## IOTDF
module IOTDF( clk, rst, in_en, iot_in, fn_sel, busy, valid, iot_out);
input          clk;
input          rst;
input          in_en;
input  [7:0]   iot_in;
input  [2:0]   fn_sel;
output         busy;
output         valid;
output [127:0] iot_out;
localparam ENCRYPT = 1, DECRYPT = 2, CRC_GEN = 3, TOP2MAX = 4, LAST2MIN = 5;
localparam FUNC_LEFT_1 = 0, FUNC_LEFT_2 = 1, FUNC_RIGHT_1 = 2, FUNC_RIGHT_2 = 3, FUNC_KEEP = 4;
reg [3:0]cnt_read_r, cnt_read_w;  
reg [2:0]cnt_round_r, cnt_round_w;  
reg [1:0]start_output_flag_r, start_output_flag_w;  
reg [2:0] fn_sel_r;
wire [2:0]fn_sel_w = fn_sel;
reg [127:0]iot_in_r, iot_in_w;
reg valid_r;
reg [127:0]iot_out1_r, iot_out1_w;
reg [127:0]iot_out2_r, iot_out2_w;
wire [63:0]IP_out;
wire [31:0]IP_out_L, IP_out_R;
wire [63:0]FP_in, FP_out;
wire [31:0]XOR_out, XOR_in1, XOR_in2;
reg [31:0]MUX_out1_63_32, MUX_out1_31_0;
wire [63:0]MUX_out1_127_64;
wire [55:0]MUX_sub_key_gen_in;
reg [2:0]sub_key_gen_func;
wire [55:0]PC1_out;
wire [47:0]KEY;
wire [55:0]KEY_before_PC2_w, KEY_before_PC2_r;  
wire [2:0]CRC_remainder;
reg [10:0]crc_dividend_in;
reg [127:0]crc_iot_out1_w;
reg Is_in_biggerthan_out1_r, Is_in_biggerthan_out1_w;  
reg Is_in_biggerthan_out2_r, Is_in_biggerthan_out2_w;  
wire Is_in_biggerthan_out1_8b, Is_in_biggerthan_out2_8b;  
wire Is_in_equal_out1_8b, Is_in_equal_out2_8b;  
reg [7:0]cmp_in_in, cmp_in_out1, cmp_in_out2;  
assign busy = 0;
assign valid = valid_r; 
assign iot_out = ((fn_sel_r==TOP2MAX || fn_sel_r==LAST2MIN) && cnt_read_r==1)? iot_out1_r:iot_out2_r;  
always@(*)begin
	cnt_read_w = (in_en)?cnt_read_r + 1'b1:cnt_read_r;
end
always@(posedge clk or posedge rst)begin
	if(rst) cnt_read_r <= 0;
	else cnt_read_r <= cnt_read_w;
end
always@(*)begin
	cnt_round_w = (cnt_read_r==15)? cnt_round_r + 1'b1:cnt_round_r;
end
  ...
clock: 3.26 ns
lec_check: 0
cap_margin: 10
core_margin: 2
core_utilization: 71
cts_cluster_diameter: 314
cts_cluster_size: 41
place_density_lb_addon: 0.25
setup_slack_margin: -0.32
slew_margin: 20
run.sh (not shown) runs the stock make flow with config.mk's settings and CLKGATE_MAP_FILE=.
The baseline did not get past global routing (5_1_grt) with GRT-0116.
Then changed:
- CAP_MARGIN: 10 -> 20
- CORE_UTILIZATION: 71 -> 40
- CTS_CLUSTER_DIAMETER: 314 -> not set
- CTS_CLUSTER_SIZE: 41 -> not set
- PLACE_DENSITY_LB_ADDON: 0.25 -> not set
- SETUP_SLACK_MARGIN: -0.32 -> 0.1
- clock period: 3.26 -> 4.05 ns (I/O delays scaled with it)
After rerunning:
- With this change the flow finished but fails on negative setup slack
- synthesized cell count is unchanged
- die size went up by 76%
- synthesized area is unchanged

== the previous run ==
Starting RTL as in the previous note.
Settings: LEC_CHECK=0, ABC_AREA=0, CAP_MARGIN=0, CELL_PAD_IN_SITES_DETAIL_PLACEMENT=0, CORE_ASPECT_RATIO=1.92, CORE_MARGIN=2, CORE_UTILIZATION=40, HOLD_SLACK_MARGIN=-0.06, MAX_ROUTING_LAYER=met4, PLACE_DENSITY_LB_ADDON=0.04, SETUP_SLACK_MARGIN=0.84, SLEW_MARGIN=20, TNS_END_PERCENT=75; clock period 3.44 ns.
The previous run did not finish; a tool error ended it in global routing (5_1_grt).
For the current run, these inputs were changed with respect to the previous run:
Settings: SETUP_SLACK_MARGIN: 0.84 -> unset; GPL_ROUTABILITY_DRIVEN: unset -> 0; PLACE_DENSITY_LB_ADDON: 0.04 -> 0.15; GPL_TIMING_DRIVEN: unset -> 0; CELL_PAD_IN_SITES_DETAIL_PLACEMENT: 0 -> 2; CTS_CLUSTER_SIZE: unset -> 83; CORE_UTILIZATION: 40 -> 22.
==> results <==
The current run: flow complete, layout not clean; failing: max-capacitance violations, max-slew violations, negative setup slack. The current run vs the previous run on die size: the current run is the higher one. Post-CTS setup-driven buffer insertion count (lower): the previous run. On pre-CTS setup slack: the current run sits below the previous run. Diff the previous run -> the current run | number of instances resized during post-cts repair | increase of 437. TritonCTS buffer count, the current run and the previous run: higher on the previous run.

IOTDF again, from the RTL that the note above started with.
clock: 4.82 ns
lec_check: 0
cap_margin: 20
cell_pad_in_sites_detail_placement: 0
core_aspect_ratio: 0.7
core_margin: 6
core_utilization: 59
cts_cluster_size: 73
gpl_routability_driven: 1
max_routing_layer: met5
min_routing_layer: met2
place_density_lb_addon: 0.06
setup_slack_margin: 1.11
slew_margin: 20
The baseline stopped in global routing.
==> next run, changes <==
==> flow/config.mk (replaced) <==
export PLATFORM = sky130hd
export DESIGN_NAME = IOTDF
export DESIGN_NICKNAME = IOTDF
export VERILOG_FILES = /design/flow/design.v
export SDC_FILE = /design/flow/constraint.sdc
export NUM_CORES = 4
export LEC_CHECK = 0
export CAP_MARGIN = 20
export CORE_MARGIN = 2
export CORE_UTILIZATION = 46
export SETUP_SLACK_MARGIN = -0.26
export SLEW_MARGIN = 20
==> flow/constraint.sdc (replaced) <==
create_clock -name core_clock -period 4.62 [get_ports {clk}]
set_input_delay 0.9240 -clock core_clock [delete_from_list [all_inputs] [get_ports {clk}]]
set_output_delay 0.9240 -clock core_clock [all_outputs]
set_load 0.01 [all_outputs]
Outcome: The new run produced a layout that fails on setup timing. Die area goes up by 19%. Synthesized cell count is unchanged. Area after synthesis stays the same.

IOTDF again, from the RTL that the note above started with.
==> flow/config.mk <==
export PLATFORM = sky130hd
export DESIGN_NAME = IOTDF
export DESIGN_NICKNAME = IOTDF
export VERILOG_FILES = /design/flow/design.v
export SDC_FILE = /design/flow/constraint.sdc
export NUM_CORES = 4
export LEC_CHECK = 0
export CAP_MARGIN = 20
export CELL_PAD_IN_SITES_DETAIL_PLACEMENT = 2
export CORE_ASPECT_RATIO = 0.7
export CORE_MARGIN = 6
export CORE_UTILIZATION = 49
export CTS_CLUSTER_SIZE = 73
export GPL_ROUTABILITY_DRIVEN = 1
export HOLD_SLACK_MARGIN = 0.29
export MAX_ROUTING_LAYER = met5
export MIN_ROUTING_LAYER = met2
export PLACE_DENSITY_LB_ADDON = 0.06
export SETUP_SLACK_MARGIN = 1.11
export SLEW_MARGIN = 20
==> flow/constraint.sdc <==
create_clock -name core_clock -period 4.82 [get_ports {clk}]
set_input_delay 0.9640 -clock core_clock [delete_from_list [all_inputs] [get_ports {clk}]]
set_output_delay 0.9640 -clock core_clock [all_outputs]
set_load 0.01 [all_outputs]
The starting point did not get past 3_5_place_dp, error DPL-0033.
Rerun with:
--- a/flow/config.mk
+++ b/flow/config.mk
@@ -8,9 +8,7 @@
 export CAP_MARGIN = 20
-export CELL_PAD_IN_SITES_DETAIL_PLACEMENT = 2
-export CORE_ASPECT_RATIO = 0.7
+export CELL_PAD_IN_SITES_DETAIL_PLACEMENT = 0
 export CORE_MARGIN = 6
-export CORE_UTILIZATION = 49
-export CTS_CLUSTER_SIZE = 73
-export GPL_ROUTABILITY_DRIVEN = 1
-export HOLD_SLACK_MARGIN = 0.29
+export CORE_UTILIZATION = 59
+export CTS_CLUSTER_SIZE = 52
+export GPL_ROUTABILITY_DRIVEN = 0
 export MAX_ROUTING_LAYER = met5
What happened:
- This time the run ended with an error in 5_1_grt on GRT-0116
- area after synthesis is unchanged
- synthesized cell count is unchanged
- die size goes down by 16%
Rerun with:
==> flow/config.mk (replaced) <==
export PLATFORM = sky130hd
export DESIGN_NAME = IOTDF
export DESIGN_NICKNAME = IOTDF
export VERILOG_FILES = /design/flow/design.v
export SDC_FILE = /design/flow/constraint.sdc
export NUM_CORES = 4
export LEC_CHECK = 0
export CAP_MARGIN = 20
export CORE_MARGIN = 2
export CORE_UTILIZATION = 30
export SETUP_SLACK_MARGIN = 0.1
export SLEW_MARGIN = 20
==> flow/constraint.sdc (replaced) <==
create_clock -name core_clock -period 4.79 [get_ports {clk}]
set_input_delay 0.9580 -clock core_clock [delete_from_list [all_inputs] [get_ports {clk}]]
set_output_delay 0.9580 -clock core_clock [all_outputs]
set_load 0.01 [all_outputs]
After rerunning: The changed run ran to the end with violations: negative setup slack. Synthesized cell count does not change. Area after synthesis is unchanged. Die size increases by 82%.
